<file path="design/flow/config.mk">
export PLATFORM = sky130hd
export DESIGN_NAME = cordic
export DESIGN_NICKNAME = cordic
export VERILOG_FILES = /design/flow/design.v
export SDC_FILE = /design/flow/constraint.sdc
export NUM_CORES = 4
export LEC_CHECK = 0
export CAP_MARGIN = 20
export CORE_MARGIN = 2
export CORE_UTILIZATION = 70
export CTS_CLUSTER_DIAMETER = 42
export CTS_CLUSTER_SIZE = 35
export SETUP_SLACK_MARGIN = -0.37
export SLEW_MARGIN = 20
</file>
<file path="design/flow/constraint.sdc">
create_clock -name core_clock -period 3.99 [get_ports {clk}]
set_input_delay 0.7980 -clock core_clock [delete_from_list [all_inputs] [get_ports {clk}]]
set_output_delay 0.7980 -clock core_clock [all_outputs]
set_load 0.01 [all_outputs]
</file>
<file path="design/flow/design.v">
/*verilator lint_off EOFNEWLINE*/
/*verilator lint_off WIDTHEXPAND*/
module cordic #(
    parameter WIDTH = 16,                
    parameter ITERATIONS = 12,           
    parameter MODE = 0                   
)(
    input wire clk,
    input wire rst_n,
    input wire start,                    
    input wire [WIDTH-1:0] x_in,         
    input wire [WIDTH-1:0] y_in,         
    input wire [WIDTH-1:0] z_in,         
    output reg done,                     
    output reg [WIDTH-1:0] x_out,        
    output reg [WIDTH-1:0] y_out,        
    output reg [WIDTH-1:0] z_out         
);
    localparam IDLE = 2'd0;
    localparam SETUP = 2'd1;
    localparam ITERATE = 2'd2;
    localparam DONE = 2'd3;
    reg [1:0] state, next_state;
    reg signed [WIDTH-1:0] x, y;
    reg [WIDTH-1:0] z;
    reg signed [WIDTH-1:0] x_next, y_next;
    reg [WIDTH-1:0] z_next;
    reg [$clog2(ITERATIONS)-1:0] iteration;
    function [WIDTH-1:0] atan_table;
        input [3:0] idx;
        begin
            case (idx)
                4'd0:  atan_table = 16'd8192;    
                4'd1:  atan_table = 16'd4836;    
                4'd2:  atan_table = 16'd2555;    
                4'd3:  atan_table = 16'd1297;    
                4'd4:  atan_table = 16'd651;     
                4'd5:  atan_table = 16'd326;     
                4'd6:  atan_table = 16'd163;     
                4'd7:  atan_table = 16'd81;      
                4'd8:  atan_table = 16'd41;      
                4'd9:  atan_table = 16'd20;      
                4'd10: atan_table = 16'd10;      
                4'd11: atan_table = 16'd5;       
                default: atan_table = 16'd0;
            endcase
        end
    endfunction
    always @(posedge clk or negedge rst_n) begin
        if (!rst_n) begin
            state <= IDLE;
            x <= 0;
            y <= 0;
            z <= 0;
            iteration <= 0;
            done <= 1'b0;
            x_out <= 0;
            y_out <= 0;
            z_out <= 0;
        end else begin
            state <= next_state;
            case (state)
                IDLE: begin
                    done <= 1'b0;
                end
                SETUP: begin
                    x <= x_in;
                    y <= y_in;
                    z <= z_in;
                    iteration <= 0;
                end
                ITERATE: begin
                    x <= x_next;
                    y <= y_next;
                    z <= z_next;
                    iteration <= iteration + 1;
                end
                DONE: begin
                    done <= 1'b1;
                    x_out <= x;
                    y_out <= y;
                    z_out <= z;
                end
            endcase
        end
    end
    always @(*) begin
        next_state = state;
        case (state)
            IDLE: begin
                if (start) begin
                    next_state = SETUP;
                end
            end
            SETUP: begin
                next_state = ITERATE;
            end
            ITERATE: begin
                if (iteration == ITERATIONS - 1) begin
                    next_state = DONE;
                end
            end
            DONE: begin
                next_state = IDLE;
            end
        endcase
    end
    wire [WIDTH-1:0] shift_x = x >>> iteration;
    wire [WIDTH-1:0] shift_y = y >>> iteration;
    always @(*) begin
        x_next = x;
        y_next = y;
        z_next = z;
        if (state == ITERATE) begin
            if (MODE == 0) begin
                if (z[WIDTH-1] == 1'b0) begin   
                    x_next = x - shift_y;
                    y_next = y + shift_x;
                    z_next = z - atan_table(iteration);
                end else begin   
                    x_next = x + shift_y;
                    y_next = y - shift_x;
                    z_next = z + atan_table(iteration);
                end
            end else begin
                if (y[WIDTH-1] == 1'b0) begin   
                    x_next = x + shift_y;
                    y_next = y - shift_x;
                    z_next = z + atan_table(iteration);
                end else begin   
                    x_next = x - shift_y;
                    y_next = y + shift_x;
                    z_next = z - atan_table(iteration);
                end
            end
        end
    end
endmodule
/*verilator lint_on EOFNEWLINE*/
/*verilator lint_on WIDTHEXPAND*/ 
</file>
<file path="design/flow/run.sh">
#!/bin/bash
# the make line also repeats each setting of config.mk as NAME=value (left out here)
make -C /OpenROAD-flow-scripts/flow DESIGN_CONFIG=/design/flow/config.mk WORK_HOME=/design/flow/orfs CLKGATE_MAP_FILE= finish
</file>
==> results of run 1 <==
## stage by stage
step / hold WS [ps] / TNS [ps] / util, %
2_1_floorplan: 459 / -4400 / -
3_3_place_gp: 464 / -4550 / 93.0
3_5_place_dp: 495 / -13500 / 93.0
==> results.txt, run 1 <==
yosys + openroad results -> status=did not finish, Stop stage=clock tree synthesis, Error=[ERROR DPL-0038] Utilization greater than 100%, impossible to legalize, hpwl dp=26000 um, main flop type after synthesis=dfrtp_1, Die Span X=119 um, Setup WS pre-CTS=-1020 ps, Synth mux share=22.3%, yosys stat area=9320 um2, floorplan utilization=70.9%, Post-Synth Adder-Cell Area=8.97%, top cells, area=dfrtp_1 28%, ha_1 8.3%, mux2_2 6.8%, top cells by count, synth=104 x dfrtp_1, 88 x nand2_1, 69 x o21ai_0, yosys aoi share=17.7%, # Cells Yosys=988, Synth warnings=1, # rows=42, Cells after Synth=988, EDFF count, synth=0, Synth area leader=dfrtp_1, die height=119 um, yosys xor share=6.86%, Top logic family=multiplexers, placed cell area=12200 um2, most frequent cell after synthesis=dfrtp_1, I/O Buffers=99, Mapped Nets=1104, Yosys reg bits=105, GP Congestion=0.976, Post-Syn Area=9320 um2, Top Ports=100, post-synthesis sequential area ratio=28.2%, die area=14300 um2, Syn Area/Cell=9.43 um2, dpl cells=1450, Core ar.=13100 um2, Yosys top cell area share=27.9%, Basic Gates by Area=11.8%, distinct lib cells=76, ys async rst share=100%
==> run 2, diff against run 1 <==
- ABC_AREA: not set -> 1
- CORE_UTILIZATION: 70 -> 58
- CTS_CLUSTER_DIAMETER: 42 -> not set
- CTS_CLUSTER_SIZE: 35 -> not set
- PLACE_DENSITY_LB_ADDON: not set -> 0.06
- SETUP_SLACK_MARGIN: -0.37 -> 1.64
- clock period: 3.99 -> 5.49 ns (I/O delays scaled with it)
==> results.txt, run 2 <==
run metrics: Register-to-Register Path Depth=22, hpwl dp=19300 um, Syn Area/Cell=6.58 um2, H-tree levels=3, Die Span X=128 um, final setup vio count=0, die area=16300 um2, critical path depth=22, initial drt markers=876, pins over their slew limit=0, crit path launch type=flip-flop, worst hold endpoint=x_out[12]$_DFFE_PN0P_, Root Buffer=clkbuf_16, Vias=9456, ys async rst share=100%, Cells after Synth=1347, Req. time, crit path=5780 ps, max_cap viols=0, worst reg-to-reg setup slack=1780 ps, Tcrit/Tclk final=67.5%, Post-Synth Adder-Cell Area=9.43%, # rows=45, gr usage total=32.5%, RSZ-0062 raised after global routing=true, Clock transition at path regs=80 ps, tool warnings=42, largest net degree at the start of global routing=70, CP max stage delay=490 ps, crit path cell chain=buf_12 -> buf_4 -> inv_8 -> nand2_1 -> nand3_1 -> nand2_1 -> nand2_1 -> nand3_2 -> nand2_1 -> nand2_1 -> nor2_4 -> nand3_2 -> nor3_4 -> nor2_1 -> xor2_1 -> ha_1 -> nand2_1 -> nor3_1 -> nand3_1 -> nand2_1 -> o21ai_0 -> o211ai_1, most frequent cell after synthesis=nand2_1, worst hold path startpoint=x_out[12]$_DFFE_PN0P_, r2r startpoint=iteration[0]$_DFFE_PN0P_, PnR worst setup slack=1780 ps, clk_skew=18.1 ps, number of global-route vias before repair=8364, relative slew slack=42.0%, Slowest-stage cell, CP=dfrtp_2, status=finished clean, Clock Latency Late Sink=370 ps, distinct lib cells=46, top cells by count, synth=477 x nand2_1, 154 x nand3_1, 115 x inv_1, synthesis-to-layout area growth=21.8%, Hold Crit Depth=2, first-pass GRT wire length=42300 um, worst hold slack=468 ps, Bufs and invs on worst path=3, fin crit period=3710 ps, gr ovfl total=0, Synth area leader=dfrtp_1, cell mode on critical path=nand2_1, Longest Clk Path Bufs=2, cts bufs inserted=9, Setup WS pre-CTS=1280 ps, min-delay worst type=flip-flop to flip-flop, main flop type after synthesis=dfrtp_1, EDFF count, synth=0, clk sinks=105, Yosys reg bits=105, detail-routed via count per cell=5.82, Max FO, Critical Path=16, final net count=1548, Max Freq=270 MHz, setup TNS=0 ps, wire length after detailed routing=27400 um, Pre-antenna DRT Iters=5, reg2reg end=x[14]$_DFFE_PN0P_, ant diodes=0, Mapped Nets=1463, floorplan utilization=58.7%, CTS tree=built, Post-Syn Area=8860 um2, initial antenna violation count=1, crit path from=iteration[0]$_DFFE_PN0P_, Synth mux share=0%, # fillers=1289, # Cells Yosys=1347, crit-path leading delay family=simple AND/OR/NAND/NOR gates, CP Data Arrival Time=3990 ps, Tightest Pin Transition=869 ps, Core ar.=15100 um2, Yosys top cell area share=29.4%, Synth warnings=1, Hold Fails Final Rpt=0, die height=128 um, Worst setup EP type=flip-flop, Routed wire per std cell=16.9 um, critical path type=flip-flop to flip-flop, Basic Gates by Area=33.6%, yosys xor share=4.45%, DRC=0, GP Congestion=0.982, I/O Buffers=99, Detail Route Antenna Nets=0, top cells, area=dfrtp_1 29%, nand2_1 20%, ha_1 8.8%, yosys stat area=8860 um2, yosys aoi share=14.7%, Top Ports=100, Top logic family=simple AND/OR/NAND/NOR gates, post-synthesis sequential area ratio=29.7%, crit path to=x[14]$_DFFE_PN0P_
==> run 2: timing repair <==
| item | 4_1_cts | 5_1_grt |
|---|---|---|
| resized | 13 | 84 |
| hold buffers | 0 | 0 |
| buffers inserted | 0 | 16 |
| setup endpoints to repair | 17 | 23 |
| pin swaps | 1 | 24 |
| cloned | 0 | 4 |
==> run 2: per-stage QoR <==
step / cells / instance area (um2) / utilization (%)
after floorplan: 1347 / 8860 / -
after global placement: 1588 / 9920 / 65.7
after detailed placement: 1589 / 9940 / 65.9
after CTS: 1605 / 10300 / 68.1
after global routing: 1625 / 10800 / 71.6
final: 1625 / 10800 / 71.6
==> run 2: cell type report <==
class                   count  area [um2]  share of cell area, %
well taps                 188         235                   2.18
repair inverters            1        11.3                  0.104
clock inverters             5        63.8                  0.591
clock buffers              11         233                   2.16
flip-flops and latches    105        2630                   24.4
inverters                 128         503                   4.66
multi-input cells        1059        5820                   53.9
repair buffers            128        1300                   12.0
==> run 2: layer usage <==
metal  global-route usage, %  routed length, um  up-vias
met1                    46.8              12300     4395
met5                       0                 13        -
li1                        -                  -     4601
met3                    4.27               2010       60
met2                    51.8              12500      398
met4                    8.92                677        2
==> run 3, diff against run 2 <==
- ABC_AREA: 1 -> not set
- CELL_PAD_IN_SITES_DETAIL_PLACEMENT: not set -> 1
- CORE_ASPECT_RATIO: not set -> 0.9
- CORE_MARGIN: 2 -> 4
- CORE_UTILIZATION: 58 -> 60
- CTS_CLUSTER_SIZE: not set -> 75
- GPL_TIMING_DRIVEN: not set -> 0
- HOLD_SLACK_MARGIN: not set -> 0.08
- MAX_ROUTING_LAYER: not set -> met5
- MIN_ROUTING_LAYER: not set -> met2
- PLACE_DENSITY_LB_ADDON: 0.06 -> 0.19
- SETUP_SLACK_MARGIN: 1.64 -> not set
- clock period: 5.49 -> 3.94 ns (I/O delays scaled with it)
==> results.txt, run 3 <==
yosys + openroad results -> status=did not finish, Stop stage=clock tree synthesis, Error=[ERROR DPL-0033] detailed placement checks failed during check placement., # Cells Yosys=988, Mapped Nets=1104, Post-Synth Adder-Cell Area=8.97%, Synth warnings=1, Synth mux share=22.3%, distinct lib cells=76, main flop type after synthesis=dfrtp_1, Synth area leader=dfrtp_1, die area=17600 um2, post-synthesis sequential area ratio=28.2%, Post-Syn Area=9320 um2, EDFF count, synth=0, Yosys top cell area share=27.9%, Top logic family=multiplexers, Die Span X=139 um, floorplan utilization=62.2%, Core ar.=15000 um2, most frequent cell after synthesis=dfrtp_1, I/O Buffers=99, Syn Area/Cell=9.43 um2, Cells after Synth=988, Basic Gates by Area=11.8%, Setup WS pre-CTS=-2030 ps, GP Congestion=1.09, ys async rst share=100%, Top Ports=100, hpwl dp=33900 um, top cells by count, synth=104 x dfrtp_1, 88 x nand2_1, 69 x o21ai_0, yosys stat area=9320 um2, Yosys reg bits=105, # rows=42, yosys aoi share=17.7%, top cells, area=dfrtp_1 28%, ha_1 8.3%, mux2_2 6.8%, placed cell area=10800 um2, yosys xor share=6.86%, die height=126 um
## run 3: metrics by stage
step	utilization [%]	std cells	setup TNS, ps
floorplan	-	988	-4160
global placement	71.7	1285	-232690
detailed placement	71.9	1286	-47760
==> run 4, diff against run 3 <==
- ABC_AREA: not set -> 0
- CAP_MARGIN: 20 -> 10
- CELL_PAD_IN_SITES_DETAIL_PLACEMENT: 1 -> 0
- CELL_PAD_IN_SITES_GLOBAL_PLACEMENT: not set -> 2
- CORE_ASPECT_RATIO: 0.9 -> 1.44
- CORE_MARGIN: 4 -> 2
- CORE_UTILIZATION: 60 -> 59
- CTS_CLUSTER_DIAMETER: not set -> 362
- CTS_CLUSTER_SIZE: 75 -> not set
- HOLD_SLACK_MARGIN: 0.08 -> -0.09
- MIN_ROUTING_LAYER: met2 -> not set
- PLACE_DENSITY_LB_ADDON: 0.19 -> not set
- SETUP_SLACK_MARGIN: not set -> 0.3
- SLEW_MARGIN: 20 -> 40
- clock period: 3.94 -> 6.31 ns (I/O delays scaled with it)
==> results.txt, run 4 <==
yosys + openroad results -> status=did not finish, Stop stage=global placement without I/O, Error=[ERROR GPL-0301] Utilization 100.626 % exceeds 100%., Die Span X=109 um, post-synthesis sequential area ratio=28.2%, die height=155 um, yosys aoi share=17.7%, Post-Synth Adder-Cell Area=8.97%, Cells after Synth=988, die area=16800 um2, main flop type after synthesis=dfrtp_1, Top logic family=multiplexers, Post-Syn Area=9320 um2, Core ar.=15600 um2, Syn Area/Cell=9.43 um2, yosys xor share=6.86%, floorplan utilization=59.7%, Yosys reg bits=105, Basic Gates by Area=11.8%, Synth warnings=1, EDFF count, synth=0, most frequent cell after synthesis=dfrtp_1, Mapped Nets=1104, # Cells Yosys=988, Synth mux share=22.3%, top cells by count, synth=104 x dfrtp_1, 88 x nand2_1, 69 x o21ai_0, Synth area leader=dfrtp_1, Yosys top cell area share=27.9%, distinct lib cells=76, yosys stat area=9320 um2, ys async rst share=100%, top cells, area=dfrtp_1 28%, ha_1 8.3%, mux2_2 6.8%, # rows=55
==> run 5, diff against run 4 <==
- ABC_AREA: 0 -> not set
- CAP_MARGIN: 10 -> 20
- CELL_PAD_IN_SITES_DETAIL_PLACEMENT: 0 -> not set
- CELL_PAD_IN_SITES_GLOBAL_PLACEMENT: 2 -> not set
- CORE_ASPECT_RATIO: 1.44 -> not set
- CORE_UTILIZATION: 59 -> 68
- CTS_CLUSTER_DIAMETER: 362 -> not set
- CTS_CLUSTER_SIZE: not set -> 33
- GPL_TIMING_DRIVEN: 0 -> not set
- HOLD_SLACK_MARGIN: -0.09 -> -0.1
- MAX_ROUTING_LAYER: met5 -> not set
- SETUP_SLACK_MARGIN: 0.3 -> -0.3
- SLEW_MARGIN: 40 -> 20
- clock period: 6.31 -> 4.07 ns (I/O delays scaled with it)
==> results.txt, run 5 <==
yosys + openroad results -> clk sinks=105, Top Ports=100, H-tree levels=3, Top logic family=multiplexers, main flop type after synthesis=dfrtp_1, Basic Gates by Area=11.8%, placed cell area=12100 um2, Synth mux share=22.3%, distinct lib cells=76, Core ar.=13300 um2, post-synthesis sequential area ratio=28.2%, Syn Area/Cell=9.43 um2, Yosys top cell area share=27.9%, top cells, area=dfrtp_1 28%, ha_1 8.3%, mux2_2 6.8%, Root Buffer=clkbuf_16, # Cells Yosys=988, GP Congestion=0.966, floorplan utilization=70.1%, die area=14700 um2, yosys stat area=9320 um2, EDFF count, synth=0, Yosys reg bits=105, Error=[ERROR DPL-0038] Utilization greater than 100%, impossible to legalize, yosys aoi share=17.7%, Setup WS pre-CTS=-650 ps, ys async rst share=100%, Die Span X=121 um, yosys xor share=6.86%, most frequent cell after synthesis=dfrtp_1, Cells after Synth=988, dpl cells=1429, die height=121 um, hpwl dp=24200 um, Post-Synth Adder-Cell Area=8.97%, Synth warnings=1, cts bufs inserted=9, Post-Syn Area=9320 um2, status=did not finish, Synth area leader=dfrtp_1, top cells by count, synth=104 x dfrtp_1, 88 x nand2_1, 69 x o21ai_0, I/O Buffers=99, # rows=42, Mapped Nets=1104, Longest Clk Path Bufs=2, Stop stage=global routing
## run 5: what timing repair did
action / in CTS
hold buffers: 0
resized: 50
buffers inserted: 10
endpoints found under the setup margin: 18
pin swaps: 20
==> run 6, diff against run 5 <==
- CORE_UTILIZATION: 68 -> 72
- CTS_CLUSTER_DIAMETER: not set -> 42
- CTS_CLUSTER_SIZE: 33 -> 76
- HOLD_SLACK_MARGIN: -0.1 -> not set
- PLACE_DENSITY: not set -> 0.35
- SETUP_SLACK_MARGIN: -0.3 -> 1.39
- clock period: 4.07 -> 5.42 ns (I/O delays scaled with it)
==> results.txt, run 6 <==
run metrics: # fillers=257, placed cell area=10500 um2, Post-Syn Area=9320 um2, Max FO, Critical Path=14, die area=13900 um2, initial drt markers=2784, pins over their slew limit=0, detail-routed via count per cell=8.47, yosys aoi share=17.7%, max_cap viols=0, Core ar.=12600 um2, gr ovfl total=0, first-pass GRT wire length=47100 um, setup TNS=0 ps, hpwl dp=18400 um, top cells by count, synth=104 x dfrtp_1, 88 x nand2_1, 69 x o21ai_0, crit path from=iteration[0]$_DFFE_PN0P_, r2r startpoint=iteration[0]$_DFFE_PN0P_, Finished Cell Area=12100 um2, post-synthesis sequential area ratio=28.2%, RSZ-0062 raised after global routing=true, worst hold endpoint=x_out[1]$_DFFE_PN0P_, Slowest-stage cell, CP=dfrtp_4, CP Data Arrival Time=5360 ps, main flop type after synthesis=dfrtp_1, EDFF count, synth=0, Mapped Nets=1104, crit path to=y[14]$_DFFE_PN0P_, final net count=1233, Post-Synth Adder-Cell Area=8.97%, Yosys top cell area share=27.9%, clk_skew=20.9 ps, min-delay worst type=flip-flop to flip-flop, Root Buffer=clkbuf_16, largest net degree at the start of global routing=93, critical path depth=20, # rows=41, Tightest Pin Transition=1060 ps, fin crit period=5090 ps, gr usage total=42.4%, DRC=0, Top Ports=100, Basic Gates by Area=11.8%, most frequent cell after synthesis=dfrtp_1, Tcrit/Tclk final=93.9%, crit-path leading delay family=AND-OR/OR-AND gates, Max Freq=197 MHz, worst hold path startpoint=x_out[1]$_DFFE_PN0P_, top cells, area=dfrtp_1 28%, ha_1 8.3%, mux2_2 6.8%, Clock transition at path regs=90 ps, Syn Area/Cell=9.43 um2, ant diodes=0, CP max stage delay=540 ps, H-tree levels=3, yosys stat area=9320 um2, Clock Latency Late Sink=400 ps, floorplan utilization=73.8%, Cells after Synth=988, Yosys reg bits=105, status=finished clean, Post-CTS Hold Buffers=0, Register-to-Register Path Depth=20, Synth area leader=dfrtp_1, Hold Fails Final Rpt=0, Top logic family=multiplexers, GP Congestion=0.967, worst reg-to-reg setup slack=330 ps, clk sinks=105, Setup WS pre-CTS=528 ps, yosys xor share=6.86%, ys async rst share=100%, Synth warnings=1, cts bufs inserted=9, number of global-route vias before repair=8949, Routed wire per std cell=32.9 um, Req. time, crit path=5700 ps, Vias=10966, distinct lib cells=76, Hold Crit Depth=1, crit path cell chain=buf_6 -> buf_12 -> mux2_2 -> mux2i_1 -> nor2_1 -> nor2_1 -> nor2_1 -> a21oi_4 -> buf_4 -> a31oi_1 -> xor2_1 -> ha_1 -> a21oi_2 -> o21bai_2 -> a2111oi_4 -> buf_4 -> o31ai_4 -> o211a_1 -> or3_1 -> a31o_1, Bufs and invs on worst path=4, # Cells Yosys=988, cell mode on critical path=nor2_1, crit path launch type=flip-flop, Synth mux share=22.3%, relative slew slack=29.6%, Pre-antenna DRT Iters=15, reg2reg end=y[14]$_DFFE_PN0P_, Worst setup EP type=flip-flop, tool warnings=46, die height=118 um, wire length after detailed routing=42600 um, PnR worst setup slack=333 ps, critical path type=flip-flop to flip-flop, final setup vio count=0, Detail Route Antenna Nets=0, Die Span X=118 um, initial antenna violation count=1, Longest Clk Path Bufs=2, fin util=96.2%, synthesis-to-layout area growth=30.2%, CTS tree=built, I/O Buffers=99
run 6: stage by stage:
| stage | hold WS [ps] | cells |
|---|---|---|
| final | 510 | 1294 |
| after global routing | 520 | 1294 |
| after CTS | 488 | 1250 |
| after global placement | 461 | 1213 |
| after detailed placement | 469 | 1213 |
| after floorplan | 459 | 988 |
run 6: what timing repair did:
action,in CTS,in global routing
gates cloned,0,1
buffers inserted,21,43
setup endpoints to repair,28,27
gates resized,50,124
pin swaps,26,63
run 6: area by class of cell:
type                    instances  area [um2]  area share [%]
inverters                      29         121            1.00
well taps                     172         215            1.77
flip-flops and latches        105        2640            21.8
repair buffers                180        1710            14.1
multi-input cells             792        7150            58.9
clock buffers                  11         253            2.08
clock inverters                 5        47.5           0.392
run 6: routing by layer:
metal	routed length, um	track usage, %
met4	5700	20.4
met3	6790	9.84
met5	74	0
met2	17200	66.5
met1	12800	55.7
==> run 7, diff against run 6 <==
- ABC_AREA: not set -> 0
- CAP_MARGIN: 20 -> 25
- CORE_ASPECT_RATIO: not set -> 0.85
- CORE_MARGIN: 2 -> 10
- CORE_UTILIZATION: 72 -> 63
- CTS_CLUSTER_DIAMETER: 42 -> not set
- CTS_CLUSTER_SIZE: 76 -> not set
- GPL_ROUTABILITY_DRIVEN: not set -> 1
- MIN_ROUTING_LAYER: not set -> met2
- PLACE_DENSITY: 0.35 -> 0.42
- SETUP_SLACK_MARGIN: 1.39 -> not set
- SLEW_MARGIN: 20 -> 25
- TNS_END_PERCENT: not set -> 60
- clock period: 5.42 -> 6.55 ns (I/O delays scaled with it)
==> results.txt, run 7 <==
run metrics: first-pass GRT wire length=42700 um, Syn Area/Cell=9.43 um2, Mapped Nets=1104, r2r startpoint=iteration[0]$_DFFE_PN0P_, Register-to-Register Path Depth=16, Post-Synth Adder-Cell Area=8.97%, Bufs and invs on worst path=1, Longest Clk Path Bufs=2, Clock Latency Late Sink=380 ps, cts bufs inserted=9, Synth area leader=dfrtp_1, wire length after detailed routing=26200 um, # rows=40, Max FO, Critical Path=40, initial antenna violation count=0, CP max stage delay=700 ps, gr usage total=39.0%, largest net degree at the start of global routing=92, status=finished clean, crit path launch type=flip-flop, Hold Fails Final Rpt=0, setup TNS=0 ps, clk sinks=105, CTS tree=built, Die Span X=152 um, Req. time, crit path=6830 ps, floorplan utilization=65.1%, setup repair bufs after CTS=0, clk_skew=10.4 ps, worst hold path startpoint=done$_DFFE_PN0P_, Top logic family=multiplexers, Top Ports=100, synthesis-to-layout area growth=14.9%, number of global-route vias before repair=12122, H-tree levels=3, Vias=11066, worst hold endpoint=done$_DFFE_PN0P_, yosys xor share=6.86%, Synth mux share=22.3%, Detail Route Antenna Nets=0, Post-CTS Hold Buffers=0, CP Data Arrival Time=5750 ps, comb. cell area=6310 um2, fin crit period=5470 ps, Core ar.=14300 um2, Max Freq=183 MHz, yosys aoi share=17.7%, Yosys reg bits=105, Slowest-stage cell, CP=dfrtp_2, critical path type=flip-flop to flip-flop, Tcrit/Tclk final=83.6%, reg2reg end=y[14]$_DFFE_PN0P_, Cells after Synth=988, Worst setup EP type=flip-flop, crit path cell chain=buf_12 -> mux2_1 -> mux4_2 -> a21oi_1 -> ha_1 -> nor2_1 -> xor2_1 -> ha_1 -> a21o_1 -> a21oi_1 -> o21bai_1 -> a2111oi_0 -> o31ai_1 -> o211a_1 -> or3_1 -> a31o_1, die height=132 um, relative slew slack=39.0%, tool warnings=42, Post-Syn Area=9320 um2, yosys stat area=9320 um2, post-synthesis sequential area ratio=28.2%, main flop type after synthesis=dfrtp_1, I/O Buffers=99, EDFF count, synth=0, worst reg-to-reg setup slack=1080 ps, DRC=0, ys async rst share=100%, crit path to=y[14]$_DFFE_PN0P_, RSZ-0062 raised after global routing=false, # fillers=1114, most frequent cell after synthesis=dfrtp_1, Yosys top cell area share=27.9%, GP Congestion=0.982, detail-routed via count per cell=8.88, gr ovfl total=0, register area=2630 um2, Synth warnings=1, # Cells Yosys=988, Routed wire per std cell=21.0 um, initial drt markers=2274, Pre-antenna DRT Iters=17, Tightest Pin Transition=914 ps, top cells by count, synth=104 x dfrtp_1, 88 x nand2_1, 69 x o21ai_0, critical path depth=16, post_cts resized=0, crit-path leading delay family=AND-OR/OR-AND gates, top cells, area=dfrtp_1 28%, ha_1 8.3%, mux2_2 6.8%, min-delay worst type=flip-flop to flip-flop, Clock transition at path regs=80 ps, fin util=74.8%, final net count=1166, crit path from=iteration[0]$_DFFE_PN0P_, Basic Gates by Area=11.8%, final setup vio count=0, distinct lib cells=76, Root Buffer=clkbuf_16, hpwl dp=17900 um, pins over their slew limit=0, die area=20100 um2, Hold Crit Depth=1, max_cap viols=0
==> run 7: cell type report <==
| type | count | area share [%] |
|---|---|---|
| Antenna cell | 2 | 0.0467 |
| Multi-Input combinational cell | 792 | 58.9 |
| Timing Repair Buffer | 113 | 10.3 |
| Clock buffer | 9 | 2.10 |
| Sequential cell | 105 | 24.6 |
| Tap cell | 189 | 2.21 |
| Clock inverter | 7 | 0.806 |
| Inverter | 29 | 1.02 |
==> run 7: metrics by stage <==
step | cells | hold WS [ps] | setup slack (ps) | area (um2)
2_1_floorplan | 988 | 459 | 1180 | 9320
3_3_place_gp | 1228 | 465 | 1420 | 10400
3_5_place_dp | 1228 | 472 | 1290 | 10400
4_1_cts | 1244 | 490 | 1260 | 10700
5_1_grt | 1244 | 523 | 693 | 10700
6_report | 1246 | 482 | 1080 | 10700
==> run 7: layer usage <==
layer,vias up,wire (um),track usage (%)
met5,-,205,13.7
met4,11,2530,9.99
met3,426,10900,53.8
met2,2993,12600,43.5
met1,3919,0,-
li1,3717,-,-
==> run 8, diff against run 7 <==
- CAP_MARGIN: 25 -> 20
- CELL_PAD_IN_SITES_DETAIL_PLACEMENT: not set -> 2
- CORE_ASPECT_RATIO: 0.85 -> 0.89
- CORE_MARGIN: 10 -> 6
- CORE_UTILIZATION: 63 -> 40
- CTS_CLUSTER_SIZE: not set -> 57
- GPL_ROUTABILITY_DRIVEN: 1 -> not set
- GPL_TIMING_DRIVEN: not set -> 0
- HOLD_SLACK_MARGIN: not set -> 0.2
- MAX_ROUTING_LAYER: not set -> met4
- PLACE_DENSITY: 0.42 -> not set
- PLACE_DENSITY_LB_ADDON: not set -> 0.26
- SETUP_SLACK_MARGIN: not set -> -0.64
- SLEW_MARGIN: 25 -> 40
- TNS_END_PERCENT: 60 -> 15
- clock period: 6.55 -> 8.24 ns (I/O delays scaled with it)
==> results.txt, run 8 <==
run metrics: Worst setup EP type=flip-flop, Mapped Nets=1104, min-delay worst type=flip-flop to flip-flop, cts bufs inserted=9, Syn Area/Cell=9.43 um2, dpl cells=1385, initial drt markers=2832, CP max stage delay=650 ps, Vias=12531, Synth warnings=1, Synth mux share=22.3%, post-synthesis sequential area ratio=28.2%, worst hold path startpoint=done$_DFFE_PN0P_, # Cells Yosys=988, I/O Buffers=99, Max FO, Critical Path=10, crit path to=z[15]$_DFFE_PN0P_, Root Buffer=clkbuf_16, die height=156 um, top cells by count, synth=104 x dfrtp_1, 88 x nand2_1, 69 x o21ai_0, hpwl dp=31500 um, detail-routed via count per cell=8.94, ys async rst share=100%, EDFF count, synth=0, worst reg-to-reg setup slack=640 ps, clk_skew=14.1 ps, critical path depth=23, relative slew slack=35.8%, most frequent cell after synthesis=dfrtp_1, yosys stat area=9320 um2, crit path launch type=flip-flop, Basic Gates by Area=11.8%, Clock Latency Late Sink=380 ps, Synth area leader=dfrtp_1, initial antenna violation count=0, ant diodes=0, Bufs and invs on worst path=7, status=finished clean, Pre-antenna DRT Iters=13, gr usage total=51.4%, CP Data Arrival Time=7870 ps, H-tree levels=3, gr ovfl total=0, CTS tree=built, final setup vio count=0, cell mode on critical path=buf_6, top cells, area=dfrtp_1 28%, ha_1 8.3%, mux2_2 6.8%, largest net degree at the start of global routing=59, max_cap viols=0, # rows=52, main flop type after synthesis=dfrtp_1, yosys xor share=6.86%, Detail Route Antenna Nets=0, setup repair bufs after CTS=0, Finished Cell Area=11000 um2, Post-Synth Adder-Cell Area=8.97%, worst hold endpoint=done$_DFFE_PN0P_, post_cts resized=0, Tcrit/Tclk final=92.2%, Top logic family=multiplexers, synthesis-to-layout area growth=18.3%, Core ar.=22800 um2, PnR worst setup slack=643 ps, fin crit period=7600 ps, pins over their slew limit=0, Yosys top cell area share=27.9%, Longest Clk Path Bufs=2, reg2reg end=z[15]$_DFFE_PN0P_, Routed wire per std cell=32.3 um, Register-to-Register Path Depth=23, RSZ-0062 raised after global routing=false, fin util=48.4%, Req. time, crit path=8510 ps, Post-CTS Hold Buffers=0, crit-path leading delay family=AND-OR/OR-AND gates, number of global-route vias before repair=14827, GP Congestion=1.01, Hold Fails Final Rpt=0, clk sinks=105, Cells after Synth=988, Setup WS pre-CTS=1330 ps, Slowest-stage cell, CP=a2111oi_0, r2r startpoint=iteration[0]$_DFFE_PN0P_, Die Span X=174 um, Hold Crit Depth=1, DRC=0, Yosys reg bits=105, first-pass GRT wire length=67700 um, Clock transition at path regs=100 ps, crit path from=iteration[0]$_DFFE_PN0P_, Tightest Pin Transition=962 ps, Max Freq=132 MHz, die area=27100 um2, placed cell area=10700 um2, final net count=1215, worst hold slack=504 ps, # fillers=2434, tool warnings=40, setup TNS=0 ps, final non-filler cell total=1401, crit path cell chain=buf_6 -> buf_6 -> buf_6 -> buf_2 -> clkbuf_1 -> inv_1 -> ha_1 -> nor2b_1 -> o31a_1 -> or4_1 -> nor3_1 -> a21oi_1 -> xor2_1 -> ha_1 -> clkbuf_1 -> a21o_1 -> a21o_1 -> a211oi_1 -> o21a_1 -> nor3_1 -> a2111oi_0 -> a31oi_1 -> o211a_1, critical path type=flip-flop to flip-flop, distinct lib cells=76, wire length after detailed routing=45300 um, floorplan utilization=40.9%, Top Ports=100, yosys aoi share=17.7%, Post-Syn Area=9320 um2
-- run 8: area by class of cell --
class	instances	area (um2)	area share (%)
multi-input cells	792	6310	57.3
flip-flops and latches	105	2630	23.8
repair buffers	100	1020	9.28
well taps	297	372	3.37
plain buffers	62	290	2.63
clock buffers	10	239	2.17
inverters	29	109	0.988
clock inverters	6	50.0	0.454
-- run 8: per-layer routing --
metal | vias up | share of wire, % | GRT usage (%)
li1 | 3814 | - | -
met1 | 3993 | 0 | -
met2 | 4074 | 47 | 57.4
met3 | 650 | 40 | 64.1
met4 | 0 | 13 | 20.0
met5 | - | 0 | -
==> run 9, diff against run 8 <==
- CELL_PAD_IN_SITES_DETAIL_PLACEMENT: 2 -> not set
- CORE_ASPECT_RATIO: 0.89 -> not set
- CORE_MARGIN: 6 -> 2
- CORE_UTILIZATION: 40 -> 67
- CTS_CLUSTER_SIZE: 57 -> not set
- GPL_TIMING_DRIVEN: 0 -> not set
- HOLD_SLACK_MARGIN: 0.2 -> not set
- MAX_ROUTING_LAYER: met4 -> not set
- MIN_ROUTING_LAYER: met2 -> not set
- PLACE_DENSITY_LB_ADDON: 0.26 -> 0.06
- SETUP_SLACK_MARGIN: -0.64 -> not set
- SLEW_MARGIN: 40 -> 20
- TNS_END_PERCENT: 15 -> not set
- clock period: 8.24 -> 8.52 ns (I/O delays scaled with it)
==> results.txt, run 9 <==
run metrics: crit path launch type=flip-flop, Core ar.=13700 um2, tool warnings=40, pins over their slew limit=0, crit path to=x[14]$_DFFE_PN0P_, Top Ports=100, largest net degree at the start of global routing=92, H-tree levels=3, ys async rst share=100%, # Cells Yosys=988, Hold Crit Depth=2, worst hold path startpoint=state[0]$_DFF_PN1_, setup TNS=0 ps, Root Buffer=clkbuf_16, Register-to-Register Path Depth=16, dpl cells=1215, relative slew slack=36.7%, fin crit period=5510 ps, top cells by count, synth=104 x dfrtp_1, 88 x nand2_1, 69 x o21ai_0, die area=14900 um2, CP max stage delay=600 ps, CTS tree=built, Post-Syn Area=9320 um2, critical path depth=16, final setup vio count=0, Synth area leader=dfrtp_1, Slowest-stage cell, CP=buf_4, most frequent cell after synthesis=dfrtp_1, Yosys top cell area share=27.9%, detail-routed via count per cell=6.51, PnR worst setup slack=3010 ps, post_cts resized=0, post-synthesis sequential area ratio=28.2%, Routed wire per std cell=19.3 um, top cells, area=dfrtp_1 28%, ha_1 8.3%, mux2_2 6.8%, Die Span X=122 um, min-delay worst type=flip-flop to flip-flop, DRC=0, clk sinks=105, RSZ-0062 raised after global routing=false, ant diodes=0, Syn Area/Cell=9.43 um2, Top logic family=multiplexers, r2r startpoint=iteration[0]$_DFFE_PN0P_, initial antenna violation count=0, Post-Synth Adder-Cell Area=8.97%, critical path type=flip-flop to flip-flop, crit path from=iteration[0]$_DFFE_PN0P_, yosys aoi share=17.7%, clk_skew=11.0 ps, final non-filler cell total=1231, # rows=43, Bufs and invs on worst path=1, reg2reg end=x[14]$_DFFE_PN0P_, Post-CTS Hold Buffers=0, gr ovfl total=0, Setup WS pre-CTS=3160 ps, EDFF count, synth=0, status=finished clean, Vias=8019, Mapped Nets=1104, gr usage total=32.6%, worst reg-to-reg setup slack=3010 ps, initial drt markers=863, Basic Gates by Area=11.8%, number of global-route vias before repair=7590, die height=122 um, worst hold endpoint=state[0]$_DFF_PN1_, Clock Latency Late Sink=370 ps, cts bufs inserted=9, yosys xor share=6.86%, final net count=1162, Tightest Pin Transition=949 ps, setup repair bufs after CTS=0, hpwl dp=16500 um, first-pass GRT wire length=38200 um, Hold Fails Final Rpt=0, # fillers=1002, Synth warnings=1, Max FO, Critical Path=49, GP Congestion=0.960, max_cap viols=0, main flop type after synthesis=dfrtp_1, I/O Buffers=99, cell mode on critical path=o21ai_0, Pre-antenna DRT Iters=6, Cells after Synth=988, floorplan utilization=67.9%, yosys stat area=9320 um2, Yosys reg bits=105, Longest Clk Path Bufs=2, Detail Route Antenna Nets=0, crit-path leading delay family=AND-OR/OR-AND gates, Worst setup EP type=flip-flop, Tcrit/Tclk final=64.7%, Req. time, crit path=8740 ps, distinct lib cells=76, Synth mux share=22.3%, wire length after detailed routing=23800 um, Clock transition at path regs=80 ps, synthesis-to-layout area growth=14.4%, CP Data Arrival Time=5720 ps, crit path cell chain=buf_4 -> mux2_1 -> mux4_2 -> o21ai_0 -> ha_1 -> nand2_1 -> o21ai_0 -> fa_1 -> a21o_1 -> a21oi_1 -> o21ai_0 -> a31oi_1 -> o211ai_1 -> a2111oi_0 -> or3_1 -> a31oi_1, Max Freq=182 MHz
[run 9: area by class of cell]
type / instances / area, um2 / share of cell area, %
Multi-Input combinational cell: 792 / 6310 / 59.2
Sequential cell: 105 / 2640 / 24.7
Timing Repair Buffer: 109 / 1060 / 9.98
Clock buffer: 9 / 225 / 2.11
Tap cell: 180 / 225 / 2.11
Inverter: 29 / 109 / 1.02
Clock inverter: 7 / 87.6 / 0.822
[run 9: metal layers]
layer | GRT usage [%] | share of wire [%] | up-vias
li1 | - | - | 3744
met1 | 46.0 | 44 | 3853
met2 | 51.1 | 45 | 353
met3 | 6.27 | 7.9 | 69
met4 | 10.5 | 3.0 | 0
met5 | 0 | 0 | -
[run 9: stage by stage]
stage / instance area (um2) / hold slack, ps / utilization (%)
finish: 10700 / 499 / 77.7
global placement: 10300 / 467 / 75.4
detailed placement: 10300 / 484 / 75.4
global route: 10700 / 517 / 77.7
CTS: 10700 / 503 / 77.7
floorplan: 9320 / 459 / -
==> run 10, diff against run 9 <==
- ABC_AREA: 0 -> not set
- CORE_UTILIZATION: 67 -> 70
- CTS_CLUSTER_DIAMETER: not set -> 56
- CTS_CLUSTER_SIZE: not set -> 32
- HOLD_SLACK_MARGIN: not set -> -0.09
- PLACE_DENSITY: not set -> 0.67
- PLACE_DENSITY_LB_ADDON: 0.06 -> not set
- SETUP_SLACK_MARGIN: not set -> 0.65
- clock period: 8.52 -> 4.75 ns (I/O delays scaled with it)
==> results.txt, run 10 <==
run metrics: status=complete, but fails checks, Failed Checks=setup timing, floorplan utilization=70.9%, Longest Clk Path Bufs=2, worst reg-to-reg setup slack=-220 ps, Synth warnings=1, I/O Buffers=99, Synth area leader=dfrtp_1, Cells after Synth=988, gr ovfl total=0, Yosys reg bits=105, Top Ports=100, H-tree levels=3, cts bufs inserted=9, Worst setup EP type=flip-flop, crit path to=x[14]$_DFFE_PN0P_, Bufs and invs on worst path=3, Register-to-Register Path Depth=17, final setup vio count=6, Setup WS pre-CTS=-47.4 ps, GP Congestion=1.03, ys async rst share=100%, Syn Area/Cell=9.43 um2, Req. time, crit path=5050 ps, gr usage total=39.7%, top cells, area=dfrtp_1 28%, ha_1 8.3%, mux2_2 6.8%, CP max stage delay=580 ps, min-delay worst type=input port to async pin, comb. cell area=7170 um2, main flop type after synthesis=dfrtp_1, Mapped Nets=1104, CTS tree=built, # Cells Yosys=988, wire length after detailed routing=41700 um, Basic Gates by Area=11.8%, crit path cell chain=buf_6 -> buf_8 -> buf_12 -> mux4_2 -> mux4_2 -> nor2_4 -> nand4_4 -> nor2_4 -> nor3_1 -> a211oi_1 -> a21oi_2 -> ha_1 -> a21oi_2 -> o211ai_1 -> a2111oi_2 -> o21ai_0 -> a31oi_1, RSZ-0062 raised after global routing=true, Tcrit/Tclk final=105%, hpwl dp=17800 um, tool warnings=45, reg2reg end=x[14]$_DFFE_PN0P_, placed cell area=10600 um2, Root Buffer=clkbuf_16, Max FO, Critical Path=7, Finished Cell Area=12400 um2, Top logic family=multiplexers, Synth mux share=22.3%, PnR worst setup slack=-217 ps, critical path type=flip-flop to flip-flop, EDFF count, synth=0, clk sinks=105, r2r startpoint=iteration[0]$_DFFE_PN0P_, detail-routed via count per cell=8.06, die area=14300 um2, # fillers=347, synthesis-to-layout area growth=33.5%, crit path from=iteration[0]$_DFFE_PN0P_, pins over their slew limit=0, Yosys top cell area share=27.9%, number of global-route vias before repair=8791, Routed wire per std cell=31.2 um, yosys stat area=9320 um2, Post-Synth Adder-Cell Area=8.97%, clk_skew=11.5 ps, final net count=1267, most frequent cell after synthesis=dfrtp_1, top cells by count, synth=104 x dfrtp_1, 88 x nand2_1, 69 x o21ai_0, Clock Latency Late Sink=390 ps, Vias=10766, die height=119 um, CP Data Arrival Time=5270 ps, largest net degree at the start of global routing=92, fin crit period=4970 ps, relative slew slack=33.8%, max_cap viols=0, register area=2640 um2, Core ar.=13100 um2, Max Freq=201 MHz, DRC=0, Tightest Pin Transition=993 ps, Detail Route Antenna Nets=0, Hold Fails Final Rpt=0, post-synthesis sequential area ratio=28.2%, Die Span X=119 um, setup TNS=-799 ps, Pre-antenna DRT Iters=15, crit path launch type=flip-flop, Slowest-stage cell, CP=mux4_2, distinct lib cells=76, # rows=42, Post-Syn Area=9320 um2, Clock transition at path regs=80 ps, yosys xor share=6.86%, initial drt markers=2025, fin util=94.7%, initial antenna violation count=6, crit-path leading delay family=AND-OR/OR-AND gates, first-pass GRT wire length=44800 um, yosys aoi share=17.7%, critical path depth=17, Post-CTS Hold Buffers=0
-- run 10: area by class of cell --
| type | instances | area share, % |
|---|---|---|
| Clock buffer | 11 | 2.03 |
| Inverter | 29 | 0.955 |
| Clock inverter | 5 | 0.372 |
| Tap cell | 176 | 1.77 |
| Timing Repair Buffer | 214 | 16.0 |
| Multi-Input combinational cell | 792 | 57.6 |
| Sequential cell | 105 | 21.2 |
| Antenna cell | 3 | 0.0603 |
-- run 10: per-layer routing --
layer | routed length [um] | global-route usage, % | vias to the layer above
met5 | 57 | 0 | -
li1 | - | - | 3959
met1 | 12700 | 47.7 | 4880
met2 | 17600 | 66.3 | 1285
met4 | 5460 | 23.7 | 4
met3 | 5860 | 7.76 | 638
-- run 10: timing repair --
item                                    in CTS  in global routing
endpoints found under the setup margin      24                 23
pin swaps                                   34                 71
gates cloned                                 1                  1
endpoints found under the hold margin        0                  0
setup buffers                               35                 45
resized                                     66                117
-- run 10: per-stage QoR --
stage | hold slack (ps) | cells
final | 506 | 1335
after global routing | 520 | 1332
after CTS | 485 | 1286
after detailed placement | 468 | 1234
after global placement | 463 | 1234
after floorplan | 459 | 988
==> run 11, diff against run 10 <==
- ABC_AREA: not set -> 1
- CORE_UTILIZATION: 70 -> 64
- CTS_CLUSTER_DIAMETER: 56 -> not set
- CTS_CLUSTER_SIZE: 32 -> 93
- HOLD_SLACK_MARGIN: -0.09 -> not set
- PLACE_DENSITY: 0.67 -> not set
- SETUP_SLACK_MARGIN: 0.65 -> not set
- clock period: 4.75 -> 3.78 ns (I/O delays scaled with it)
==> results.txt, run 11 <==
run metrics: CP Data Arrival Time=3870 ps, fin crit period=3600 ps, status=finished clean, relative slew slack=37.9%, max_cap viols=0, crit path launch type=flip-flop, met3 routed WL=2620 um, Longest Clk Path Bufs=2, M1 WL=11700 um, Cells after Synth=1347, Pre-antenna DRT Iters=8, Synth area leader=dfrtp_1, CTS tree=built, cts bufs inserted=9, floorplan utilization=64.6%, final setup vio count=0, reg2reg end=x[15]$_DFFE_PN0P_, number of global-route vias before repair=8919, crit path to=x[15]$_DFFE_PN0P_, Max Freq=277 MHz, Mapped Nets=1463, placed cell area=10100 um2, Syn Area/Cell=6.58 um2, Tcrit/Tclk final=95.4%, Die Span X=122 um, top cells, area=dfrtp_1 29%, nand2_1 20%, ha_1 8.8%, critical path type=flip-flop to flip-flop, Register-to-Register Path Depth=24, final net count=1552, Tightest Pin Transition=931 ps, ant diodes=0, Root Buffer=clkbuf_16, hpwl dp=19800 um, Top Ports=100, Detail Route Antenna Nets=0, CP max stage delay=450 ps, Yosys top cell area share=29.4%, Bufs and invs on worst path=6, yosys stat area=8860 um2, Req. time, crit path=4050 ps, clk_skew=14.0 ps, DRC=0, tool warnings=44, critical path depth=24, yosys aoi share=14.7%, fin util=78.2%, GP Congestion=0.991, Setup WS pre-CTS=-31.6 ps, Hold Fails Final Rpt=0, Clock Latency Late Sink=370 ps, Routed wire per std cell=17.0 um, min-delay worst type=input port to async pin, Slowest-stage cell, CP=dfrtp_2, distinct lib cells=46, Clock transition at path regs=80 ps, Max FO, Critical Path=13, Synth warnings=1, worst reg-to-reg setup slack=180 ps, first-pass GRT wire length=43600 um, Yosys reg bits=105, Vias=9604, worst hold slack=445 ps, main flop type after synthesis=dfrtp_1, Finished Cell Area=10700 um2, pins over their slew limit=0, ys async rst share=100%, # fillers=1063, # Cells Yosys=1347, clk sinks=105, detail-routed via count per cell=5.92, yosys xor share=4.45%, initial drt markers=937, Basic Gates by Area=33.6%, top routing layer in use=met4, most frequent cell after synthesis=nand2_1, PnR worst setup slack=175 ps, die height=122 um, gr ovfl total=0, r2r startpoint=iteration[1]$_DFFE_PN0P_, metal2 WL=12400 um, cell mode on critical path=nand2_1, post-synthesis sequential area ratio=29.7%, initial antenna violation count=0, top cells by count, synth=477 x nand2_1, 154 x nand3_1, 115 x inv_1, largest net degree at the start of global routing=106, H-tree levels=3, crit path cell chain=clkinv_4 -> buf_12 -> nor2_4 -> nand2_1 -> o21ai_0 -> nand2_1 -> nand3_2 -> inv_1 -> ha_1 -> nand2_2 -> nor2_2 -> a21oi_1 -> xnor2_1 -> inv_1 -> ha_1 -> a21oi_2 -> o21a_1 -> inv_1 -> a221oi_2 -> nand2_1 -> inv_1 -> nand2_1 -> nand3_1 -> nand2_1, gr usage total=37.3%, Synth mux share=0%, # rows=43, final non-filler cell total=1621, I/O Buffers=99, Post-CTS Hold Buffers=0, Worst setup EP type=flip-flop, EDFF count, synth=0, Top logic family=simple AND/OR/NAND/NOR gates, dpl cells=1602, Post-Synth Adder-Cell Area=9.43%, Core ar.=13700 um2, synthesis-to-layout area growth=21.1%, die area=14800 um2, crit-path leading delay family=simple AND/OR/NAND/NOR gates, Post-Syn Area=8860 um2, crit path from=iteration[1]$_DFFE_PN0P_, wire length after detailed routing=27600 um
[run 11: metrics by stage]
stage,TNS (ps)
floorplan,0
global placement,-9.67
detailed placement,-31.6
CTS,0
global route,-194
finish,0
[run 11: area by class of cell]
class / count / area (um2) / share of cell area (%)
clock buffers: 9 / 225 / 2.10
clock inverters: 7 / 88.8 / 0.828
inverters: 128 / 488 / 4.55
multi-input cells: 1059 / 5710 / 53.2
flip-flops and latches: 105 / 2630 / 24.5
well taps: 180 / 225 / 2.10
repair buffers: 133 / 1360 / 12.7
[run 11: timing repair]
action,4_1_cts,5_1_grt
gates resized,2,70
cloned,0,1
buffers inserted,0,1
pin swaps,0,10
setup endpoints to repair,3,21
[run 11: metal layers]
layer | GRT usage, % | vias to the layer above
met1 | 51.9 | 4424
met5 | 0 | -
met2 | 58.1 | 525
met3 | 7.40 | 72
met4 | 12.9 | 0
li1 | - | 4583
==> run 12, diff against run 11 <==
- ABC_AREA: 1 -> not set
- CORE_UTILIZATION: 64 -> 70
- CTS_CLUSTER_DIAMETER: not set -> 42
- CTS_CLUSTER_SIZE: 93 -> 38
- SETUP_SLACK_MARGIN: not set -> -0.39
- clock period: 3.78 -> 4.01 ns (I/O delays scaled with it)
==> results.txt, run 12 <==
yosys + openroad results -> Synth area leader=dfrtp_1, status=did not finish, I/O Buffers=99, Post-Synth Adder-Cell Area=8.97%, Top logic family=multiplexers, Yosys top cell area share=27.9%, gr usage total=88.7%, die area=14300 um2, clk sinks=105, Synth mux share=22.3%, top cells by count, synth=104 x dfrtp_1, 88 x nand2_1, 69 x o21ai_0, distinct lib cells=76, yosys stat area=9320 um2, Root Buffer=clkbuf_16, # Cells Yosys=988, yosys xor share=6.86%, Error=[ERROR GRT-0116] Global routing finished with congestion. Check the congestion regions in the DRC Viewer., floorplan utilization=70.9%, Yosys reg bits=105, gr ovfl total=342, Basic Gates by Area=11.8%, Setup WS pre-CTS=-819 ps, H-tree levels=3, Post-Syn Area=9320 um2, Synth warnings=1, hpwl dp=25700 um, Longest Clk Path Bufs=2, cts bufs inserted=9, Top Ports=100, post-synthesis sequential area ratio=28.2%, Die Span X=119 um, Core ar.=13100 um2, # rows=42, die height=119 um, yosys aoi share=17.7%, top cells, area=dfrtp_1 28%, ha_1 8.3%, mux2_2 6.8%, Syn Area/Cell=9.43 um2, ys async rst share=100%, GP Congestion=1.01, EDFF count, synth=0, most frequent cell after synthesis=dfrtp_1, Stop stage=global routing, Cells after Synth=988, Mapped Nets=1104, main flop type after synthesis=dfrtp_1
run 12: through the flow:
stage	area, um2	TNS (ps)	instances
after floorplan	9400	-4170	988
after global placement	12200	-3040	1449
after detailed placement	12200	-9310	1449
after CTS	12800	-6140	1470
run 12: repair_timing:
| action | CTS |
|---|---|
| resized | 51 |
| cloned | 0 |
| setup endpoints to repair | 19 |
| pin swaps | 15 |
| hold buffers | 0 |
| buffers inserted | 6 |
run 12: routing by layer:
layer | GRT usage [%] | GRT overflow
met1 | 85.7 | 3
met2 | 103 | 197
met3 | 77.1 | 11
met4 | 92.9 | 127
met5 | 45.2 | 4
==> run 13, diff against run 12 <==
- ABC_AREA: not set -> 0
- CAP_MARGIN: 20 -> 25
- CORE_ASPECT_RATIO: not set -> 0.85
- CORE_MARGIN: 2 -> 10
- CORE_UTILIZATION: 70 -> 40
- CTS_CLUSTER_DIAMETER: 42 -> not set
- CTS_CLUSTER_SIZE: 38 -> not set
- GPL_ROUTABILITY_DRIVEN: not set -> 0
- MIN_ROUTING_LAYER: not set -> met2
- PLACE_DENSITY: not set -> 0.42
- SETUP_SLACK_MARGIN: -0.39 -> not set
- SLEW_MARGIN: 20 -> 10
- clock period: 4.01 -> 10.0 ns (I/O delays scaled with it)
==> results.txt, run 13 <==
run metrics: status=finished clean, setup repair bufs after CTS=0, Basic Gates by Area=11.8%, Post-Synth Adder-Cell Area=8.97%, critical path type=flip-flop to flip-flop, crit-path leading delay family=AND-OR/OR-AND gates, ys async rst share=100%, top cells by count, synth=104 x dfrtp_1, 88 x nand2_1, 69 x o21ai_0, most frequent cell after synthesis=dfrtp_1, initial antenna violation count=2, min-delay worst type=flip-flop to flip-flop, Synth area leader=dfrtp_1, CP Data Arrival Time=5890 ps, Hold Crit Depth=1, crit path from=iteration[0]$_DFFE_PN0P_, RSZ-0062 raised after global routing=false, Top logic family=multiplexers, worst hold endpoint=done$_DFFE_PN0P_, crit path to=z[15]$_DFFE_PN0P_, Post-CTS Hold Buffers=0, I/O Buffers=99, Die Span X=186 um, Yosys reg bits=105, Cells after Synth=988, Post-Syn Area=9320 um2, final setup vio count=0, pins over their slew limit=0, Routed wire per std cell=20.1 um, Max Freq=178 MHz, setup TNS=0 ps, Bufs and invs on worst path=2, # rows=51, Yosys top cell area share=27.9%, floorplan utilization=40.7%, r2r startpoint=iteration[0]$_DFFE_PN0P_, Syn Area/Cell=9.43 um2, Req. time, crit path=10260 ps, Core ar.=22900 um2, CP max stage delay=640 ps, CTS tree=built, gr ovfl total=0, top cells, area=dfrtp_1 28%, ha_1 8.3%, mux2_2 6.8%, Slowest-stage cell, CP=buf_4, distinct lib cells=76, critical path depth=18, main flop type after synthesis=dfrtp_1, cts bufs inserted=9, DRC=0, Tightest Pin Transition=923 ps, Root Buffer=clkbuf_16, tool warnings=42, clk_skew=13.6 ps, clk sinks=105, EDFF count, synth=0, Clock transition at path regs=70 ps, Synth warnings=1, fin crit period=5630 ps, yosys aoi share=17.7%, H-tree levels=3, Top Ports=100, Finished Cell Area=10800 um2, yosys xor share=6.86%, post-synthesis sequential area ratio=28.2%, Synth mux share=22.3%, wire length after detailed routing=27100 um, worst hold path startpoint=done$_DFFE_PN0P_, Max FO, Critical Path=62, detail-routed via count per cell=7.87, synthesis-to-layout area growth=16.0%, Longest Clk Path Bufs=2, gr usage total=27.1%, Pre-antenna DRT Iters=7, Worst setup EP type=flip-flop, worst reg-to-reg setup slack=4370 ps, number of global-route vias before repair=11976, Mapped Nets=1104, # Cells Yosys=988, Vias=10620, Clock Latency Late Sink=370 ps, die area=29800 um2, Detail Route Antenna Nets=0, crit path launch type=flip-flop, first-pass GRT wire length=43000 um, final non-filler cell total=1349, final net count=1162, largest net degree at the start of global routing=93, die height=161 um, yosys stat area=9320 um2, max_cap viols=0, crit path cell chain=buf_4 -> inv_1 -> ha_1 -> nor2b_1 -> o31a_1 -> or4_1 -> nor3_1 -> a21oi_1 -> xor2_1 -> ha_1 -> a21o_1 -> a21o_1 -> a211oi_1 -> o21a_1 -> nor3_1 -> a2111oi_0 -> a31oi_1 -> o211a_1, relative slew slack=38.4%, post_cts resized=0, fin util=47.2%, Register-to-Register Path Depth=18, initial drt markers=1085, hpwl dp=19500 um, dpl cells=1326, Hold Fails Final Rpt=0, reg2reg end=z[15]$_DFFE_PN0P_, placed cell area=10500 um2, Tcrit/Tclk final=56.3%
## run 13: area by class of cell
class | count | area, um2
diodes | 7 | 17.5
clock buffers | 11 | 233
clock inverters | 5 | 81.3
fillers | 2246 | 12100
inverters | 29 | 109
multi-input cells | 792 | 6310
flip-flops and latches | 105 | 2630
well taps | 291 | 364
repair buffers | 109 | 1060
## run 13: layer usage
metal  wire [um]  vias to the layer above  GRT usage (%)  part of all wire, %
li1            -                     3711              -                    -
met1           0                     3906              -                    0
met2       13700                     2865           28.6                   51
met3       12400                      132           41.8                   46
met4         812                        6           3.70                  3.0
met5         173                        -           8.68                 0.64
## run 13: metrics by stage
step,hold slack [ps],worst slack [ps]
5_1_grt,518,3910
4_1_cts,485,4410
6_report,477,4370
3_3_place_gp,463,4580
3_5_place_dp,469,4450
2_1_floorplan,459,4630
==> run 14, diff against run 13 <==
- ABC_AREA: 0 -> not set
- CAP_MARGIN: 25 -> 20
- CORE_ASPECT_RATIO: 0.85 -> not set
- CORE_MARGIN: 10 -> 2
- GPL_ROUTABILITY_DRIVEN: 0 -> not set
- MIN_ROUTING_LAYER: met2 -> not set
- PLACE_DENSITY: 0.42 -> not set
- SETUP_SLACK_MARGIN: not set -> -0.19
- SLEW_MARGIN: 10 -> 20
- clock period: 10.0 -> 5.71 ns (I/O delays scaled with it)
==> results.txt, run 14 <==
run metrics: status=finished clean, ant diodes=0, cts bufs inserted=9, first-pass GRT wire length=40000 um, worst reg-to-reg setup slack=480 ps, top cells, area=dfrtp_1 28%, ha_1 8.3%, mux2_2 6.8%, ys async rst share=100%, CTS tree=built, Tightest Pin Transition=936 ps, Basic Gates by Area=11.8%, Synth area leader=dfrtp_1, crit path launch type=flip-flop, setup TNS=0 ps, die area=24500 um2, Post-Syn Area=9320 um2, Req. time, crit path=6000 ps, Cells after Synth=988, Clock transition at path regs=80 ps, Routed wire per std cell=18.2 um, Synth mux share=22.3%, synthesis-to-layout area growth=16.8%, Max Freq=191 MHz, Worst setup EP type=flip-flop, Bufs and invs on worst path=1, gr usage total=20.7%, CP Data Arrival Time=5510 ps, crit path cell chain=buf_12 -> mux2_1 -> mux4_2 -> o21ai_0 -> ha_1 -> nand2_1 -> o21ai_0 -> fa_1 -> a21o_1 -> a21oi_1 -> o21ai_0 -> a31oi_1 -> o211ai_1 -> a2111oi_0 -> o21ai_0 -> a31oi_1, # rows=55, EDFF count, synth=0, Root Buffer=clkbuf_16, post_cts resized=0, Top logic family=multiplexers, critical path type=flip-flop to flip-flop, Longest Clk Path Bufs=2, fin util=47.8%, relative slew slack=37.6%, met3 routed WL=1150 um, yosys xor share=6.86%, die height=157 um, Register-to-Register Path Depth=16, crit path to=x[14]$_DFFE_PN0P_, CP max stage delay=630 ps, Yosys top cell area share=27.9%, Pre-antenna DRT Iters=4, initial antenna violation count=0, post-synthesis sequential area ratio=28.2%, # Cells Yosys=988, Die Span X=157 um, Tcrit/Tclk final=91.5%, max_cap viols=0, DRC=0, largest net degree at the start of global routing=92, clk sinks=105, RSZ-0062 raised after global routing=false, pins over their slew limit=0, final setup vio count=0, reg2reg end=x[14]$_DFFE_PN0P_, top routing layer in use=met4, Slowest-stage cell, CP=dfrtp_2, worst hold path startpoint=state[0]$_DFF_PN1_, cell mode on critical path=o21ai_0, critical path depth=16, yosys stat area=9320 um2, Yosys reg bits=105, Vias=7773, crit-path leading delay family=AND-OR/OR-AND gates, gr ovfl total=0, metal2 WL=11800 um, wire length after detailed routing=24900 um, Max FO, Critical Path=37, Post-CTS Hold Buffers=0, I/O Buffers=99, PnR worst setup slack=483 ps, Hold Fails Final Rpt=0, M1 WL=11500 um, Mapped Nets=1104, Setup WS pre-CTS=576 ps, Top Ports=100, min-delay worst type=flip-flop to flip-flop, number of global-route vias before repair=7635, yosys aoi share=17.7%, tool warnings=40, clk_skew=13.4 ps, Synth warnings=1, GP Congestion=0.872, setup repair bufs after CTS=0, final net count=1167, distinct lib cells=76, H-tree levels=3, Detail Route Antenna Nets=0, top cells by count, synth=104 x dfrtp_1, 88 x nand2_1, 69 x o21ai_0, initial drt markers=411, most frequent cell after synthesis=dfrtp_1, floorplan utilization=40.9%, Post-Synth Adder-Cell Area=8.97%, Hold Crit Depth=2, hpwl dp=17900 um, Clock Latency Late Sink=380 ps, main flop type after synthesis=dfrtp_1, r2r startpoint=iteration[0]$_DFFE_PN0P_, Core ar.=22800 um2, crit path from=iteration[0]$_DFFE_PN0P_, worst hold endpoint=state[0]$_DFF_PN1_, Syn Area/Cell=9.43 um2, detail-routed via count per cell=5.68, fin crit period=5230 ps
run 14: area by class of cell:
class | instances | area, um2
clock buffer | 9 | 225
timing repair buffer | 114 | 1110
sequential | 105 | 2630
fill | 2147 | 11900
tap | 313 | 392
multi-input combinational | 792 | 6310
inverter | 29 | 109
clock inverter | 7 | 97.6
run 14: metal layers:
metal,vias to the layer above,global-route usage (%)
li1,3778,-
met1,3776,27.5
met2,183,34.7
met3,36,2.88
met4,0,6.82
met5,-,0
run 14: metrics by stage:
step           cells  area, um2  hold WS (ps)
6_report        1369      10900           494
5_1_grt         1369      10900           520
4_1_cts         1369      10900           495
3_5_place_dp    1353      10600           482
3_3_place_gp    1353      10600           469
2_1_floorplan    988       9320           459
